==> flow/design.v (excerpt) <==
module mm_gcd (
    clock,
    reset,
    a,
    b,
    c,
    start,
    finished
);
Size in the first run: roughly 1500 cells after synthesis, ~100 I/O pins.
clock: 2.49 ns
lec_check: 0
abc_area: 1
cap_margin: 20
core_margin: 2
core_utilization: 72
cts_cluster_diameter: 373
cts_cluster_size: 99
place_density: 0.38
slew_margin: 20
tns_end_percent: 10
run.sh (not shown) runs the stock make flow with config.mk's settings and CLKGATE_MAP_FILE=.
The starting point completed, yet does not pass: setup timing.
Change:
ABC_AREA = not set   (was 1)
CORE_UTILIZATION = 68   (was 72)
CTS_CLUSTER_DIAMETER = 59   (was 373)
CTS_CLUSTER_SIZE = not set   (was 99)
PLACE_DENSITY = not set   (was 0.38)
TNS_END_PERCENT = not set   (was 10)
clock period = 3.04 ns   (was 2.49 ns; I/O delays follow)
After rerunning:
- The new run failed in global routing
- synthesized cell count fell by about 34%
- die area went down by about 6%
- synthesized area came out lower by about 12%
Change:
CORE_UTILIZATION = 66   (was 68)
CTS_CLUSTER_DIAMETER = not set   (was 59)
SETUP_SLACK_MARGIN = -0.23   (was not set)
clock period = 3.18 ns   (was 3.04 ns; I/O delays follow)
Outcome:
- The changed run ran to the end with violations: setup timing
- synthesized area does not change
- die size is higher by a few percent
- synthesized cell count is unchanged
Change:
CORE_UTILIZATION = 65   (was 66)
SETUP_SLACK_MARGIN = not set   (was -0.23)
clock period = 3.78 ns   (was 3.18 ns; I/O delays follow)
The changed run completed with no timing, DRC or antenna violations.
Core utilization came out lower by 3.8 points.
Maximum frequency falls by 4.2%.
Non-clock buffer count goes down by 49.
Die area goes up by about 1.5%.
Sequential share of layout area grows by 0.91 points.
Clock-buffer cell count does not change.
Change:
CORE_UTILIZATION = 40   (was 65)
GPL_ROUTABILITY_DRIVEN = 0   (was not set)
clock period = 6.59 ns   (was 3.78 ns; I/O delays follow)
The new run went through all stages and came out clean.
Worst setup slack improved by 2.5 ns.
Critical path depth fell by 1.
Synthesized area does not change.
Final cell count rose by 5.9%.
Change:
CELL_PAD_IN_SITES_DETAIL_PLACEMENT = 2   (was not set)
GPL_TIMING_DRIVEN = 0   (was not set)
SETUP_SLACK_MARGIN = 1.03   (was not set)
Result:
- core utilization went up by 1.3 points
- final cell count went up by 4.4%
- count of clock-buffer cells in the layout went up by 1
- cell area went up by 2.7%
- first-iteration DRC count went up by 42%
- die area is unchanged
- worst setup slack loses 0.87 ns

========
Starting RTL as in the previous note.
==> flow/config.mk <==
export PLATFORM = sky130hd
export DESIGN_NAME = mm_gcd
export DESIGN_NICKNAME = mm_gcd
export VERILOG_FILES = /design/flow/design.v
export SDC_FILE = /design/flow/constraint.sdc
export NUM_CORES = 4
export LEC_CHECK = 0
export ABC_AREA = 1
export CAP_MARGIN = 20
export CORE_MARGIN = 2
export CORE_UTILIZATION = 72
export CTS_CLUSTER_DIAMETER = 109
export CTS_CLUSTER_SIZE = 95
export PLACE_DENSITY_LB_ADDON = 0.0
export SETUP_SLACK_MARGIN = 0.3
export SLEW_MARGIN = 20
export TNS_END_PERCENT = 5
==> flow/constraint.sdc <==
create_clock -name core_clock -period 1.02 [get_ports {clock}]
set_input_delay 0.2040 -clock core_clock [delete_from_list [all_inputs] [get_ports {clock}]]
set_output_delay 0.2040 -clock core_clock [all_outputs]
set_load 0.01 [all_outputs]
The starting point ended with an error in detailed placement (3_5_place_dp).
Then changed:
Settings changed: CTS_CLUSTER_DIAMETER 109 to not set, CTS_CLUSTER_SIZE 95 to 99, PLACE_DENSITY set to 0.38, PLACE_DENSITY_LB_ADDON 0.0 to not set, SETUP_SLACK_MARGIN 0.3 to not set, TNS_END_PERCENT 5 to 10.
Clock period 1.02 ns to 2.49 ns, I/O delays scaled along.
After rerunning: With this change the flow completed and failed the layout checks on setup timing. Synthesized cell count is unchanged. Area after synthesis is unchanged. Die size does not change.
Then changed:
Settings changed: ABC_AREA 1 to not set, CORE_UTILIZATION 72 to 58, CTS_CLUSTER_SIZE 99 to not set, PLACE_DENSITY 0.38 to not set, SETUP_SLACK_MARGIN set to 1.03, TNS_END_PERCENT 10 to not set.
Clock period 2.49 ns to 3.6 ns, I/O delays scaled along.
Effect: The new run passed the timing, design-rule and antenna checks; design area increases by roughly a tenth; routed wire length rose by about a fifth; worst setup slack is better by 0.39 ns; die area is higher by roughly a tenth; hold slack degrades by 0.029 ns; synthesized area drops by roughly a tenth; clock skew increases by 0.010 ns.
Then changed:
Settings changed: CORE_UTILIZATION 58 to 69, CTS_CLUSTER_DIAMETER set to 195, CTS_CLUSTER_SIZE set to 100, SETUP_SLACK_MARGIN 1.03 to not set.
Clock period 3.6 ns to 5.0 ns, I/O delays scaled along.
The changed run passed the timing, design-rule and antenna checks.
Design area goes down by about 23%.
Synthesized cell count is unchanged.
Hold slack barely changes.
Routed wire length shrinks by 34%.
Then changed:
Settings changed: CORE_MARGIN 2 to 8, CORE_UTILIZATION 69 to 68, CTS_CLUSTER_DIAMETER 195 to 296, CTS_CLUSTER_SIZE 100 to 98, HOLD_SLACK_MARGIN set to -0.09, MAX_ROUTING_LAYER set to met4, PLACE_DENSITY set to 0.39, TNS_END_PERCENT set to 35.
After rerunning: Die area is higher by 25%. Area after synthesis stays the same. Worst setup slack degrades by 0.21 ns. Global-route usage drops by 7.3 points. Cell area stays flat. Sequential cell count does not change.

========
mm_gcd again, from the RTL that the note above started with.
## mm_gcd
module mm_gcd (
    clock,
    reset,
    a,
    b,
    c,
    start,
    finished
);
clock: 2.35 ns
lec_check: 0
abc_area: 1
cap_margin: 20
core_aspect_ratio: 0.79
core_margin: 3
core_utilization: 45
cts_cluster_size: 30
gpl_timing_driven: 0
max_routing_layer: met4
min_routing_layer: met2
place_density: 0.61
slew_margin: 15
The starting point stopped in global routing (GRT-0116).
Then changed:
CAP_MARGIN = 15   (was 20)
CELL_PAD_IN_SITES_GLOBAL_PLACEMENT = 1   (was unset)
CORE_UTILIZATION = 26   (was 45)
GPL_ROUTABILITY_DRIVEN = 0   (was unset)
MAX_ROUTING_LAYER = met5   (was met4)
MIN_ROUTING_LAYER = met1   (was met2)
SETUP_SLACK_MARGIN = -0.06   (was unset)
TNS_END_PERCENT = 65   (was unset)
clock period = 2.59 ns   (was 2.35 ns; I/O delays follow)
What happened: Now the flow ran to the end with no violations. Die area grows by 70%. Synthesized area does not change. Synthesized cell count stays the same.
Then changed:
CAP_MARGIN = 20   (was 15)
CELL_PAD_IN_SITES_GLOBAL_PLACEMENT = unset   (was 1)
CORE_ASPECT_RATIO = unset   (was 0.79)
CORE_MARGIN = 2   (was 3)
CORE_UTILIZATION = 56   (was 26)
CTS_CLUSTER_SIZE = unset   (was 30)
GPL_ROUTABILITY_DRIVEN = unset   (was 0)
GPL_TIMING_DRIVEN = unset   (was 0)
MAX_ROUTING_LAYER = unset   (was met5)
MIN_ROUTING_LAYER = unset   (was met1)
PLACE_DENSITY = unset   (was 0.61)
SETUP_SLACK_MARGIN = unset   (was -0.06)
SLEW_MARGIN = 20   (was 15)
TNS_END_PERCENT = unset   (was 65)
clock period = 5.0 ns   (was 2.59 ns; I/O delays follow)
Result: Via count stays flat. Clock skew went down by 0.0049 ns. Setup slack gains 1.7 ns. Final cell count came out lower by about 14%. Utilization rose by 32 points. Hold slack barely changes.
Then changed:
ABC_AREA = unset   (was 1)
CAP_MARGIN = 35   (was 20)
CORE_MARGIN = 8   (was 2)
CORE_UTILIZATION = 68   (was 56)
CTS_CLUSTER_DIAMETER = 296   (was unset)
CTS_CLUSTER_SIZE = 98   (was unset)
HOLD_SLACK_MARGIN = -0.09   (was unset)
MAX_ROUTING_LAYER = met4   (was unset)
PLACE_DENSITY = 0.36   (was unset)
TNS_END_PERCENT = 15   (was unset)
Non-clock buffer count is higher by 4.
Fmax fell by roughly a tenth.
Cell area shrinks by roughly a tenth.
Routed wire length falls by roughly a tenth.
Register-to-register slack got worse by 0.40 ns.
Then changed:
CORE_ASPECT_RATIO = 0.5   (was unset)
CORE_UTILIZATION = 40   (was 68)
PLACE_DENSITY = 0.39   (was 0.36)
TNS_END_PERCENT = 5   (was 15)
Effect: Final area went up by 3.5%. Worst hold slack gets worse by 0.0045 ns. Cell count goes up by 10%.
Then changed:
CAP_MARGIN = 20   (was 35)
CORE_ASPECT_RATIO = unset   (was 0.5)
CORE_MARGIN = 2   (was 8)
CTS_CLUSTER_DIAMETER = unset   (was 296)
CTS_CLUSTER_SIZE = unset   (was 98)
HOLD_SLACK_MARGIN = unset   (was -0.09)
MAX_ROUTING_LAYER = unset   (was met4)
PLACE_DENSITY = unset   (was 0.39)
TNS_END_PERCENT = unset   (was 5)
clock period = 3.8 ns   (was 5.0 ns; I/O delays follow)
Worst setup slack gets worse by 0.69 ns.
Global-route usage rose by 2.8 points.
Count of clock-buffer cells in the layout decreases by 2.
Via count goes up by about 1.3%.
Maximum frequency climbs by about 15%.

========
## job 9436
Starting RTL as in the previous note.
clock: 4.7 ns
lec_check: 0
cap_margin: 20
core_margin: 2
core_utilization: 72
cts_cluster_diameter: 36
cts_cluster_size: 50
hold_slack_margin: -0.09
place_density: 0.35
slew_margin: 20
Job 9436: done, clean on timing, DRC and antenna
Edits applied to the flow inputs when going from job 9436 to job 8447:
==> flow/config.mk <==
export PLATFORM = sky130hd
export DESIGN_NAME = mm_gcd
export DESIGN_NICKNAME = mm_gcd
export VERILOG_FILES = /design/flow/design.v
export SDC_FILE = /design/flow/constraint.sdc
export NUM_CORES = 4
export LEC_CHECK = 0
export ABC_AREA = 1
export CAP_MARGIN = 20
export CORE_MARGIN = 2
export CORE_UTILIZATION = 72
export PLACE_DENSITY_LB_ADDON = 0.0
export SLEW_MARGIN = 20
==> flow/constraint.sdc <==
create_clock -name core_clock -period 1.03 [get_ports {clock}]
set_input_delay 0.2060 -clock core_clock [delete_from_list [all_inputs] [get_ports {clock}]]
set_output_delay 0.2060 -clock core_clock [all_outputs]
set_load 0.01 [all_outputs]
## What came out
In job 8447, simple-gate area share of the yosys netlist is higher than in job 9436.
Job 8447: DPL-0038 in 3_5_place_dp -> run aborted
Area of the core, job 9436 and job 8447, lower one = job 9436.
Compared job 8447 vs job 9436, and core utilization before placement is up in job 8447.
On count of input and output buffers, job 8447 tracks job 9436 almost exactly.
Input-level comparison between job 2654 and job 8447:
diff --git a/flow/config.mk b/flow/config.mk
--- a/flow/config.mk
+++ b/flow/config.mk
@@ -6,8 +6,6 @@
 export NUM_CORES = 4
 export LEC_CHECK = 0
-export ABC_AREA = 1
 export CAP_MARGIN = 20
 export CORE_MARGIN = 2
-export CORE_UTILIZATION = 72
-export PLACE_DENSITY_LB_ADDON = 0.0
+export CORE_UTILIZATION = 40
 export SLEW_MARGIN = 20
==> flow/constraint.sdc <==
create_clock -name core_clock -period 5.0 [get_ports {clock}]
set_input_delay 1.0000 -clock core_clock [delete_from_list [all_inputs] [get_ports {clock}]]
set_output_delay 1.0000 -clock core_clock [all_outputs]
set_load 0.01 [all_outputs]
[summary]
- Job 2654 finished every stage and its layout cleared the timing, design-rule and antenna checks.
- Job 2654 -> job 8447: number of placed I/O pins delta 0, exact match
- Going from job 8447 to job 2654, effective utilization at floorplan dropped 34 points; synthesized-area fraction occupied by and/or/nand/nor cells dropped 21 points.
- Job 2654 vs job 8447, synthesized cell count went down by 512.

========
mm_gcd again, from the RTL that the note above started with.
Settings: LEC_CHECK=0, CAP_MARGIN=20, CORE_MARGIN=2, CORE_UTILIZATION=72, CTS_CLUSTER_DIAMETER=36, CTS_CLUSTER_SIZE=50, PLACE_DENSITY_LB_ADDON=0.04, SLEW_MARGIN=20; clock period 4.7 ns.
Rerun with:
- CORE_UTILIZATION: 72 -> 70
- CTS_CLUSTER_DIAMETER: 36 -> not set
- CTS_CLUSTER_SIZE: 50 -> not set
- PLACE_DENSITY_LB_ADDON: 0.04 -> not set
- SETUP_SLACK_MARGIN: not set -> -0.24
- clock period: 4.7 -> 3.42 ns (I/O delays scaled with it)
Result:
- The new run ran to the end with no violations
- hold slack gains 0.0035 ns
- clock-buffer cell count is unchanged
- register-to-register slack degrades by 0.79 ns
- worst setup slack degrades by 0.79 ns
- fmax is higher by 15%
- non-clock buffer count is higher by 28
- sequential share of layout area falls by 0.54 points
- utilization is lower by 1.3 points
- flip-flop count stays the same
Rerun with:
- ABC_AREA: not set -> 1
- CTS_CLUSTER_DIAMETER: not set -> 350
- CTS_CLUSTER_SIZE: not set -> 79
=> Cell area is higher by roughly a tenth; die area grows by roughly a tenth; utilization shrinks by 0.95 points; setup slack is better by 0.52 ns.
Rerun with:
- ABC_AREA: 1 -> not set
- CORE_UTILIZATION: 70 -> 57
- CTS_CLUSTER_DIAMETER: 350 -> not set
- CTS_CLUSTER_SIZE: 79 -> not set
- SETUP_SLACK_MARGIN: -0.24 -> not set
- clock period: 3.42 -> 3.8 ns (I/O delays scaled with it)
What happened: Register-to-register slack gets worse by 0.25 ns. Utilization decreases by 14 points. Via count decreases by about a fifth.
Rerun with:
- CORE_UTILIZATION: 57 -> 72
- CTS_CLUSTER_DIAMETER: not set -> 30
- SETUP_SLACK_MARGIN: not set -> 0.66
- clock period: 3.8 -> 3.78 ns (I/O delays scaled with it)
=> Worst setup slack improves by 0.26 ns. Via count rises by 7.1%. Wire length grows by 2.6%.

========
== build 21 ==
Starting RTL as in the previous note.
clock: 2.59 ns
lec_check: 0
abc_area: 1
cap_margin: 15
cell_pad_in_sites_global_placement: 2
core_aspect_ratio: 0.79
core_margin: 3
core_utilization: 46
cts_cluster_size: 30
gpl_routability_driven: 0
gpl_timing_driven: 0
max_routing_layer: met5
min_routing_layer: met1
place_density: 0.61
setup_slack_margin: -0.06
slew_margin: 15
tns_end_percent: 65
Build 21 did not run to completion, as it errored out during global placement without I/O (3_1_place_gp_skip_io).
> inputs changed (build 21 -> build 32)
Settings: swapping 15 for 20 in CAP_MARGIN; clearing ABC_AREA, which used to be 1; swapping met5 for met4 in MAX_ROUTING_LAYER; swapping 15 for 20 in SLEW_MARGIN; clearing GPL_ROUTABILITY_DRIVEN, which used to be 0; swapping 0 for 1 in GPL_TIMING_DRIVEN; swapping 46 for 65 in CORE_UTILIZATION; clearing CELL_PAD_IN_SITES_GLOBAL_PLACEMENT, which used to be 2; swapping 30 for 53 in CTS_CLUSTER_SIZE; clearing SETUP_SLACK_MARGIN, which used to be -0.06; swapping 0.79 for 0.94 in CORE_ASPECT_RATIO; clearing TNS_END_PERCENT, which used to be 65; swapping 2.59 for 3.06 in the clock period (ns, I/O delays scaled along).
==> comparison <==
- Build 32: all stages done; final checks FAILED (setup timing).
- Diff build 32 and build 21: synthesis area per yosys higher in build 21
- Build 21 has higher area of the core than build 32.
- Area after synthesis for build 32 is lower than for build 21.
- Of build 32 and build 21, the run reporting the higher share of synthesized cell area in and, or, nand and nor gates was build 21.
- Delta (build 32 minus build 21): post-synthesis adder-cell area fraction +1.3 points; distinct cell type count after synthesis up about 120%; chip footprint decreased 36%; compound-cell area share of the yosys netlist has increased.
- Looking at xor and xnor fraction of the mapped netlist area across build 32 and build 21, the one that comes out lower is build 21.
- Looking at synthesized cell count, build 32 sits about 34% lower than build 21 does.
- The run showing the greater cell count listed in synth_stat.txt is build 21.
Input-level comparison between build 56 and build 32:
Settings: putting CTS_CLUSTER_DIAMETER at 169 where nothing was set; swapping 65 for 69 in CORE_UTILIZATION; swapping 53 for 79 in CTS_CLUSTER_SIZE; swapping 20 for 0 in CAP_MARGIN; putting ABC_AREA at 1 where nothing was set; swapping 3 for 2 in CORE_MARGIN; putting TNS_END_PERCENT at 40 where nothing was set; swapping 3.06 for 2.41 in the clock period (ns, I/O delays scaled along).
--- outcome ---
Per the comparison of build 56 with build 32, synthesized cell count shows an increase of 512; number of non-clock buffers moved down; signed area change from the synthesized netlist to the final layout down 4.3 points; number of clock buffers in the layout rose 1. [build 56] cell count rose 475 relative to build 32. Cell area ends up lower on build 32. [compare] base=build 32 new=build 56: area fraction in full adders, half adders and majority gates went down by 1.3 points; area after synthesis climbed about 13%. Build 32: all stages done; final checks FAILED (setup timing). What the final checks of build 56 revealed, after a flow that finished every stage, was a layout that fails on setup timing.
## Diff of input files: build 74 against build 56
Settings: CTS_CLUSTER_SIZE now 53, was 79; TNS_END_PERCENT no longer set, was 40; CAP_MARGIN now 20, was 0; ABC_AREA no longer set, was 1; the clock period (ns, I/O delays scaled along) now 3.06, was 2.41.
Findings:
- Finished, but not clean: build 74, with setup timing.
- Build 74 vs. build 56: total number of vias shrank by 919; share of synthesized area spent on multiplexers grew by 0.52 points; arrival time of the worst setup path grew by 0.89 ns; global-route wire length before repair grew by about 2%.
- [compare] base=build 56 new=build 74: instance count of the mapped netlist has decreased; share of the clock period used by the worst path after layout has increased.
